==> yarrow <==
==> flow/design.v (excerpt) <==
module Risc_16_bit(
 input clk,
 input rst,
 output [15:0] imem_addr,
 input  [15:0] imem_data,
 output        dmem_we,
 output [2:0]  dmem_addr,
 output [15:0] dmem_wdata
);
Settings: LEC_CHECK=0, CAP_MARGIN=40, CELL_PAD_IN_SITES_GLOBAL_PLACEMENT=0, CORE_MARGIN=2, CORE_UTILIZATION=29, CTS_CLUSTER_DIAMETER=198, CTS_CLUSTER_SIZE=15, GPL_ROUTABILITY_DRIVEN=0, GPL_TIMING_DRIVEN=1, MAX_ROUTING_LAYER=met4, SETUP_SLACK_MARGIN=0.12, SLEW_MARGIN=20; clock period 2.88 ns.
run.sh (not shown) runs the stock make flow with config.mk's settings and CLKGATE_MAP_FILE=.
==> raven: changes against yarrow <==
==> flow/config.mk (replaced) <==
export PLATFORM = sky130hd
export DESIGN_NAME = Risc_16_bit
export DESIGN_NICKNAME = Risc_16_bit
export VERILOG_FILES = /design/flow/design.v
export SDC_FILE = /design/flow/constraint.sdc
export NUM_CORES = 4
export LEC_CHECK = 0
export ABC_AREA = 1
export CAP_MARGIN = 40
export CORE_ASPECT_RATIO = 0.5
export CORE_MARGIN = 2
export CORE_UTILIZATION = 72
export CTS_CLUSTER_DIAMETER = 397
export CTS_CLUSTER_SIZE = 97
export SETUP_SLACK_MARGIN = 0.08
export SLEW_MARGIN = 20
==> flow/constraint.sdc (replaced) <==
create_clock -name core_clock -period 1.3 [get_ports {clk}]
set_input_delay 0.2600 -clock core_clock [delete_from_list [all_inputs] [get_ports {clk}]]
set_output_delay 0.2600 -clock core_clock [all_outputs]
set_load 0.01 [all_outputs]
==> quartz: changes against yarrow <==
==> flow/config.mk (replaced) <==
export PLATFORM = sky130hd
export DESIGN_NAME = Risc_16_bit
export DESIGN_NICKNAME = Risc_16_bit
export VERILOG_FILES = /design/flow/design.v
export SDC_FILE = /design/flow/constraint.sdc
export NUM_CORES = 4
export LEC_CHECK = 0
export CAP_MARGIN = 20
export CORE_MARGIN = 2
export CORE_UTILIZATION = 46
export SLEW_MARGIN = 20
==> flow/constraint.sdc (replaced) <==
create_clock -name core_clock -period 6.33 [get_ports {clk}]
set_input_delay 1.2660 -clock core_clock [delete_from_list [all_inputs] [get_ports {clk}]]
set_output_delay 1.2660 -clock core_clock [all_outputs]
set_load 0.01 [all_outputs]
==> results <==
- Setup slack: yarrow is lower than quartz (2.1 ns).
- Of yarrow and quartz, quartz has the higher count of clock-buffer cells in the layout (gap 2).
- Of yarrow and quartz, quartz has the higher global-route usage (gap 10 points).
- Critical path depth: yarrow is lower than quartz (2).
- In combinational power, yarrow is at 3.0 times the value of quartz.
- raven never finished: it broke off in clock tree synthesis (4_1_cts). quartz passed the timing, DRC and antenna checks. yarrow produced a layout that fails on negative setup slack.

========
==> wip/juniper: inputs <==
==> flow/design.v <==
`timescale 1ns / 1ps
module Risc_16_bit(
 input clk,
 input rst,
 output [15:0] imem_addr,
 input  [15:0] imem_data,
 output        dmem_we,
 output [2:0]  dmem_addr,
 output [15:0] dmem_wdata
);
 wire jump,bne,beq,mem_read,mem_write,alu_src,reg_dst,mem_to_reg,reg_write;
 wire[1:0] alu_op;
 wire [3:0] opcode;
 Datapath_Unit DU
 (
  .clk(clk),
  .rst(rst),
  .imem_addr(imem_addr),
  .imem_data(imem_data),
  .trace_we(dmem_we),
  .trace_addr(dmem_addr),
  .trace_wdata(dmem_wdata),
  .jump(jump),
  .beq(beq),
  .mem_read(mem_read),
  .mem_write(mem_write),
  .alu_src(alu_src),
  .reg_dst(reg_dst),
  .mem_to_reg(mem_to_reg),
  .reg_write(reg_write),
  .bne(bne),
  .alu_op(alu_op),
  .opcode(opcode)
 );
 Control_Unit control
 (
  .opcode(opcode),
  .reg_dst(reg_dst),
  .mem_to_reg(mem_to_reg),
  .alu_op(alu_op),
  .jump(jump),
  .bne(bne),
  .beq(beq),
  .mem_read(mem_read),
  .mem_write(mem_write),
  .alu_src(alu_src),
  .reg_write(reg_write)
 );
endmodule
`timescale 1ns / 1ps
module Datapath_Unit(
 input clk,
 input rst,
 output [15:0] imem_addr,
 input  [15:0] imem_data,
 output trace_we,
 output [2:0] trace_addr,
 output [15:0] trace_wdata,
 input jump,beq,mem_read,mem_write,alu_src,reg_dst,mem_to_reg,reg_write,bne,
 input[1:0] alu_op,
 output[3:0] opcode
);
 reg  [15:0] pc_current;
 wire [15:0] pc_next,pc2;
 wire [15:0] instr;
 wire [2:0] reg_write_dest;
 wire [15:0] reg_write_data;
 wire [2:0] reg_read_addr_1;
 wire [15:0] reg_read_data_1;
 wire [2:0] reg_read_addr_2;
 wire [15:0] reg_read_data_2;
 wire [15:0] ext_im,read_data2;
 wire [2:0] ALU_Control;
 wire [15:0] ALU_out;
 wire zero_flag;
 wire [15:0] PC_j, PC_beq, PC_2beq,PC_2bne,PC_bne;
 wire beq_control;
 wire bne_control;
 wire [12:0] jump_shift;
 wire [15:0] mem_read_data;
 always @(posedge clk)
 begin 
   if (rst)
     pc_current <= 16'd0;
   else
     pc_current <= pc_next;
 end
 assign pc2 = pc_current + 16'd2;
 assign imem_addr = pc_current;
 assign instr = imem_data;
 assign jump_shift = {instr[11:0],1'b0};
 assign reg_write_dest = (reg_dst==1'b1) ? instr[5:3] :instr[8:6];
 assign reg_read_addr_1 = instr[11:9];
 assign reg_read_addr_2 = instr[8:6];
 GPRs reg_file
 (
  .clk(clk),
  .rst(rst),
  .reg_write_en(reg_write),
  .reg_write_dest(reg_write_dest),
  .reg_write_data(reg_write_data),
  .reg_read_addr_1(reg_read_addr_1),
  .reg_read_data_1(reg_read_data_1),
  .reg_read_addr_2(reg_read_addr_2),
  .reg_read_data_2(reg_read_data_2)
 );
 assign ext_im = {{10{instr[5]}},instr[5:0]};  
 alu_control ALU_Control_unit(.ALUOp(alu_op),.Opcode(instr[15:12]),.ALU_Cnt(ALU_Control));
 assign read_data2 = (alu_src==1'b1) ? ext_im : reg_read_data_2;
 ALU alu_unit(.a(reg_read_data_1),.b(read_data2),.alu_control(ALU_Control),.result(ALU_out),.zero(zero_flag));
 assign PC_beq = pc2 + {ext_im[14:0],1'b0};
 assign PC_bne = pc2 + {ext_im[14:0],1'b0};
 assign beq_control = beq & zero_flag;
 assign bne_control = bne & (~zero_flag);
 assign PC_2beq = (beq_control==1'b1) ? PC_beq : pc2;
 assign PC_2bne = (bne_control==1'b1) ? PC_bne : PC_2beq;
 assign PC_j = {pc2[15:13],jump_shift};
 assign pc_next = (jump == 1'b1) ? PC_j :  PC_2bne;
  Data_Memory dm
   (
    .clk(clk),
    .rst(rst),
    .trace_we(trace_we),
    .trace_addr(trace_addr),
    .trace_wdata(trace_wdata),
    .mem_access_addr(ALU_out),
    .mem_write_data(reg_read_data_2),
    .mem_write_en(mem_write),
    .mem_read(mem_read),
    .mem_read_data(mem_read_data)
   );
 assign reg_write_data = (mem_to_reg == 1'b1)?  mem_read_data: ALU_out;
 assign opcode = instr[15:12];
endmodule
`timescale 1ns / 1ps
module Control_Unit(
      input[3:0] opcode,
      output reg[1:0] alu_op,
      output reg jump,beq,bne,mem_read,mem_write,alu_src,reg_dst,mem_to_reg,reg_write    
    );
always @(*)
begin
 case(opcode) 
 4'b0000:  
   begin
    reg_dst = 1'b0;
    alu_src = 1'b1;
    mem_to_reg = 1'b1;
    reg_write = 1'b1;
    mem_read = 1'b1;
    mem_write = 1'b0;
    beq = 1'b0;
    bne = 1'b0;
    alu_op = 2'b00;
    jump = 1'b0;   
   end
 4'b0001: 
   begin
    reg_dst = 1'b0;
    alu_src = 1'b1;
    mem_to_reg = 1'b0;
    reg_write = 1'b0;
    mem_read = 1'b0;
    mem_write = 1'b1;
    beq = 1'b0;
    bne = 1'b0;
    alu_op = 2'b00;
    jump = 1'b0;   
   end
 4'b0010:  
   begin
    reg_dst = 1'b1;
    alu_src = 1'b0;
    mem_to_reg = 1'b0;
    reg_write = 1'b1;
    mem_read = 1'b0;
    mem_write = 1'b0;
    beq = 1'b0;
    bne = 1'b0;
    alu_op = 2'b10;
    jump = 1'b0;   
   end
 4'b0011:  
   begin
    reg_dst = 1'b1;
    alu_src = 1'b0;
    mem_to_reg = 1'b0;
    reg_write = 1'b1;
    mem_read = 1'b0;
    mem_write = 1'b0;
    beq = 1'b0;
    bne = 1'b0;
    alu_op = 2'b10;
    jump = 1'b0;   
   end
 4'b0100:  
   begin
    reg_dst = 1'b1;
    alu_src = 1'b0;
    mem_to_reg = 1'b0;
    reg_write = 1'b1;
    mem_read = 1'b0;
    mem_write = 1'b0;
    beq = 1'b0;
    bne = 1'b0;
    alu_op = 2'b10;
    jump = 1'b0;   
   end
 4'b0101:  
   begin
    reg_dst = 1'b1;
    alu_src = 1'b0;
    mem_to_reg = 1'b0;
    reg_write = 1'b1;
    mem_read = 1'b0;
    mem_write = 1'b0;
    beq = 1'b0;
    bne = 1'b0;
    alu_op = 2'b10;
    jump = 1'b0;   
   end
 4'b0110:  
   begin
    reg_dst = 1'b1;
    alu_src = 1'b0;
    mem_to_reg = 1'b0;
    reg_write = 1'b1;
    mem_read = 1'b0;
    mem_write = 1'b0;
    beq = 1'b0;
    bne = 1'b0;
    alu_op = 2'b10;
    jump = 1'b0;   
   end
 4'b0111:  
   begin
    reg_dst = 1'b1;
    alu_src = 1'b0;
    mem_to_reg = 1'b0;
    reg_write = 1'b1;
    mem_read = 1'b0;
    mem_write = 1'b0;
    beq = 1'b0;
    bne = 1'b0;
    alu_op = 2'b10;
    jump = 1'b0;   
   end
 4'b1000:  
   begin
    reg_dst = 1'b1;
    alu_src = 1'b0;
    mem_to_reg = 1'b0;
    reg_write = 1'b1;
    mem_read = 1'b0;
    mem_write = 1'b0;
    beq = 1'b0;
    bne = 1'b0;
    alu_op = 2'b10;
    jump = 1'b0;   
   end
 4'b1001:  
   begin
    reg_dst = 1'b1;
    alu_src = 1'b0;
    mem_to_reg = 1'b0;
    reg_write = 1'b1;
    mem_read = 1'b0;
    mem_write = 1'b0;
    beq = 1'b0;
    bne = 1'b0;
    alu_op = 2'b10;
    jump = 1'b0;   
   end
 4'b1011: 
   begin
    reg_dst = 1'b0;
    alu_src = 1'b0;
    mem_to_reg = 1'b0;
    reg_write = 1'b0;
    mem_read = 1'b0;
    mem_write = 1'b0;
    beq = 1'b1;
    bne = 1'b0;
    alu_op = 2'b01;
    jump = 1'b0;   
   end
 4'b1100:
   begin
    reg_dst = 1'b0;
    alu_src = 1'b0;
    mem_to_reg = 1'b0;
    reg_write = 1'b0;
    mem_read = 1'b0;
    mem_write = 1'b0;
    beq = 1'b0;
    bne = 1'b1;
    alu_op = 2'b01;
    jump = 1'b0;   
   end
 4'b1101: 
   begin
    reg_dst = 1'b0;
    alu_src = 1'b0;
    mem_to_reg = 1'b0;
    reg_write = 1'b0;
    mem_read = 1'b0;
    mem_write = 1'b0;
    beq = 1'b0;
    bne = 1'b0;
    alu_op = 2'b00;
    jump = 1'b1;   
   end   
 default: begin
    reg_dst = 1'b1;
    alu_src = 1'b0;
    mem_to_reg = 1'b0;
    reg_write = 1'b1;
    mem_read = 1'b0;
    mem_write = 1'b0;
    beq = 1'b0;
    bne = 1'b0;
    alu_op = 2'b00;
    jump = 1'b0; 
   end
 endcase
 end
endmodule
`timescale 1ns / 1ps
module alu_control(
    input [1:0] ALUOp,
    input [3:0] Opcode,
    output reg [2:0] ALU_Cnt
);
always @(*) begin
    case(ALUOp)
        2'b00: ALU_Cnt = 3'b000;  
        2'b01: ALU_Cnt = 3'b001;  
        2'b10: begin  
            case(Opcode)
                4'b0010: ALU_Cnt = 3'b000;  
                4'b0011: ALU_Cnt = 3'b001;  
                4'b0100: ALU_Cnt = 3'b010;  
                4'b0101: ALU_Cnt = 3'b011;  
                4'b0110: ALU_Cnt = 3'b100;  
                4'b0111: ALU_Cnt = 3'b101;  
                4'b1000: ALU_Cnt = 3'b110;  
                4'b1001: ALU_Cnt = 3'b111;  
                default: ALU_Cnt = 3'b000;
            endcase
        end
        default: ALU_Cnt = 3'b000;
    endcase
end
endmodule
module ALU(
 input  [15:0] a,  
 input  [15:0] b,  
 input  [2:0] alu_control, 
 output reg [15:0] result,  
 output zero
    );
always @(*)
begin 
 case(alu_control)
 3'b000: result = a + b; 
 3'b001: result = a - b; 
 3'b010: result = ~a;
 3'b011: result = a<<b;
 3'b100: result = a>>b;
 3'b101: result = a & b;
 3'b110: result = a | b; 
 3'b111: begin if (a<b) result = 16'd1;
    else result = 16'd0;
    end
 default:result = a + b; 
 endcase
end
assign zero = (result==16'd0) ? 1'b1: 1'b0;
endmodule
`timescale 1ns / 1ps
module GPRs(
 input    clk,
 input    rst,
 input    reg_write_en,
 input  [2:0] reg_write_dest,
 input  [15:0] reg_write_data,
 input  [2:0] reg_read_addr_1,
 output  [15:0] reg_read_data_1,
 input  [2:0] reg_read_addr_2,
 output  [15:0] reg_read_data_2
);
 reg [15:0] reg_array [7:0];
 integer i;
 always @ (posedge clk ) begin
   if (rst) begin
    for(i=0;i<8;i=i+1)
     reg_array[i] <= 16'd0;
   end
   else if(reg_write_en) begin
    reg_array[reg_write_dest] <= reg_write_data;
   end
 end
 assign reg_read_data_1 = reg_array[reg_read_addr_1];
 assign reg_read_data_2 = reg_array[reg_read_addr_2];
endmodule
`timescale 1ns / 1ps
module Data_Memory(
 input clk,
 input rst,
 output reg        trace_we,
 output reg [2:0]  trace_addr,
 output reg [15:0] trace_wdata,
 input [15:0]   mem_access_addr,
 input [15:0]   mem_write_data,
 input     mem_write_en,
 input mem_read,
 output [15:0]   mem_read_data
);
reg [16 - 1:0] memory [8 - 1:0];
wire [2:0] ram_addr=mem_access_addr[2:0];
integer i;
 always @(posedge clk) begin
  if (rst) begin
   for (i = 0; i < 8; i = i + 1)
    memory[i] <= 16'd0;
  end
  else if (mem_write_en)
   memory[ram_addr] <= mem_write_data;
 end
 always @(posedge clk) begin
  if (rst) begin
   trace_we    <= 1'b0;
   trace_addr  <= 3'd0;
   trace_wdata <= 16'd0;
  end
  else begin
   trace_we    <= mem_write_en;
   trace_addr  <= ram_addr;
   trace_wdata <= mem_write_data;
  end
 end
 assign mem_read_data = (mem_read==1'b1) ? memory[ram_addr]: 16'd0; 
endmodule
==> flow/run.sh <==
#!/bin/bash
# the make line also repeats each setting of config.mk as NAME=value (left out here)
make -C /OpenROAD-flow-scripts/flow DESIGN_CONFIG=/design/flow/config.mk WORK_HOME=/design/flow/orfs CLKGATE_MAP_FILE= finish
==> flow/config.mk <==
export PLATFORM = sky130hd
export DESIGN_NAME = Risc_16_bit
export DESIGN_NICKNAME = Risc_16_bit
export VERILOG_FILES = /design/flow/design.v
export SDC_FILE = /design/flow/constraint.sdc
export NUM_CORES = 4
export LEC_CHECK = 0
export ABC_AREA = 1
export CAP_MARGIN = 40
export CORE_ASPECT_RATIO = 0.5
export CORE_MARGIN = 2
export CORE_UTILIZATION = 72
export CTS_CLUSTER_DIAMETER = 397
export CTS_CLUSTER_SIZE = 97
export PLACE_DENSITY_LB_ADDON = 0.3
export SETUP_SLACK_MARGIN = 0.08
export SLEW_MARGIN = 0
==> flow/constraint.sdc <==
create_clock -name core_clock -period 1.3 [get_ports {clk}]
set_input_delay 0.2600 -clock core_clock [delete_from_list [all_inputs] [get_ports {clk}]]
set_output_delay 0.2600 -clock core_clock [all_outputs]
set_load 0.01 [all_outputs]
==> wip/pepper (differences from wip/juniper) <==
==> flow/config.mk (replaced) <==
export PLATFORM = sky130hd
export DESIGN_NAME = Risc_16_bit
export DESIGN_NICKNAME = Risc_16_bit
export VERILOG_FILES = /design/flow/design.v
export SDC_FILE = /design/flow/constraint.sdc
export NUM_CORES = 4
export LEC_CHECK = 0
export CAP_MARGIN = 40
export CELL_PAD_IN_SITES_GLOBAL_PLACEMENT = 0
export CORE_MARGIN = 2
export CORE_UTILIZATION = 67
export CTS_CLUSTER_DIAMETER = 205
export GPL_ROUTABILITY_DRIVEN = 0
export GPL_TIMING_DRIVEN = 1
export SETUP_SLACK_MARGIN = 0.07
export SLEW_MARGIN = 20
export TNS_END_PERCENT = 70
==> flow/constraint.sdc (replaced) <==
create_clock -name core_clock -period 5.23 [get_ports {clk}]
set_input_delay 1.0460 -clock core_clock [delete_from_list [all_inputs] [get_ports {clk}]]
set_output_delay 1.0460 -clock core_clock [all_outputs]
set_load 0.01 [all_outputs]
==> wip/lagoon (differences from wip/juniper) <==
==> flow/config.mk (replaced) <==
export PLATFORM = sky130hd
export DESIGN_NAME = Risc_16_bit
export DESIGN_NICKNAME = Risc_16_bit
export VERILOG_FILES = /design/flow/design.v
export SDC_FILE = /design/flow/constraint.sdc
export NUM_CORES = 4
export LEC_CHECK = 0
export CAP_MARGIN = 40
export CELL_PAD_IN_SITES_GLOBAL_PLACEMENT = 0
export CORE_MARGIN = 2
export CORE_UTILIZATION = 68
export CTS_CLUSTER_DIAMETER = 213
export GPL_ROUTABILITY_DRIVEN = 0
export GPL_TIMING_DRIVEN = 1
export SETUP_SLACK_MARGIN = 0.26
export SLEW_MARGIN = 20
export TNS_END_PERCENT = 70
==> flow/constraint.sdc (replaced) <==
create_clock -name core_clock -period 5.23 [get_ports {clk}]
set_input_delay 1.0460 -clock core_clock [delete_from_list [all_inputs] [get_ports {clk}]]
set_output_delay 1.0460 -clock core_clock [all_outputs]
set_load 0.01 [all_outputs]
==> qor summary <==
Cell chosen for the clock root: wip/juniper -; wip/pepper sky130_fd_sc_hd__clkbuf_16; wip/lagoon sky130_fd_sc_hd__clkbuf_16
Total placed cells including tap cells: wip/juniper -; wip/pepper 2584; wip/lagoon 2597
Starting density of the core: wip/juniper 74.18%; wip/pepper 68.00%; wip/lagoon 68.56%
Total half-perimeter wirelength after legalization and detailed placement: wip/juniper -; wip/pepper 50120 um; wip/lagoon 50280 um
Gate Count Post-Synth: wip/juniper 2404; wip/pepper 1856; wip/lagoon 1856
Sequential-to-total area share from yosys stat: wip/juniper 44.35%; wip/pepper 42.97%; wip/lagoon 42.97%
Post-synthesis compound-gate area fraction: wip/juniper 12.54%; wip/pepper 11.58%; wip/lagoon 11.58%
Xor and xnor fraction of the mapped netlist area: wip/juniper 1.667%; wip/pepper 1.974%; wip/lagoon 1.974%
Post-Synth Adder-Cell Area: wip/juniper 4.618%; wip/pepper 4.474%; wip/lagoon 4.474%
Run status: wip/juniper did not finish; wip/pepper failed layout checks; wip/lagoon did not finish
Last stage reached: wip/juniper detailed placement (3_5_place_dp); wip/pepper -; wip/lagoon global routing (5_1_grt)
Violated checks: wip/juniper -; wip/pepper negative setup slack; wip/lagoon -
Simple logic cell fraction of the synthesized area: wip/juniper 28.10%; wip/pepper 17.41%; wip/lagoon 17.41%
Post-CTS Hold Fix Bufs: wip/juniper -; wip/pepper 0; wip/lagoon 0
Worst slack at placement: wip/juniper -; wip/pepper -0.9985 ns; wip/lagoon -0.9828 ns
Post-synthesis cell type with the largest instance count: wip/juniper sky130_fd_sc_hd__nand2_1; wip/pepper sky130_fd_sc_hd__nor2_1; wip/lagoon sky130_fd_sc_hd__nor2_1
Synthesized area divided by synthesized cell count: wip/juniper 7.867 um^2; wip/pepper 10.52 um^2; wip/lagoon 10.52 um^2
DIE HEIGHT: wip/juniper 118.6 um; wip/pepper 174.7 um; wip/lagoon 173.4 um
Area figure in the yosys stat output: wip/juniper 18910 um^2; wip/pepper 19520 um^2; wip/lagoon 19520 um^2
Post-cts resize count: wip/juniper -; wip/pepper 90; wip/lagoon 147
Fraction of post-synthesis cell area in the top cell type by area: wip/juniper 40.65%; wip/pepper 39.38%; wip/lagoon 39.38%
Max Buffers Root-to-Sink: wip/juniper -; wip/pepper 3; wip/lagoon 3
Total standard cell area after synthesis: wip/juniper 18910 um^2; wip/pepper 19520 um^2; wip/lagoon 19520 um^2
Die width: wip/juniper 233.2 um; wip/pepper 174.7 um; wip/lagoon 173.4 um
Power and IR drop assume default switching activity.
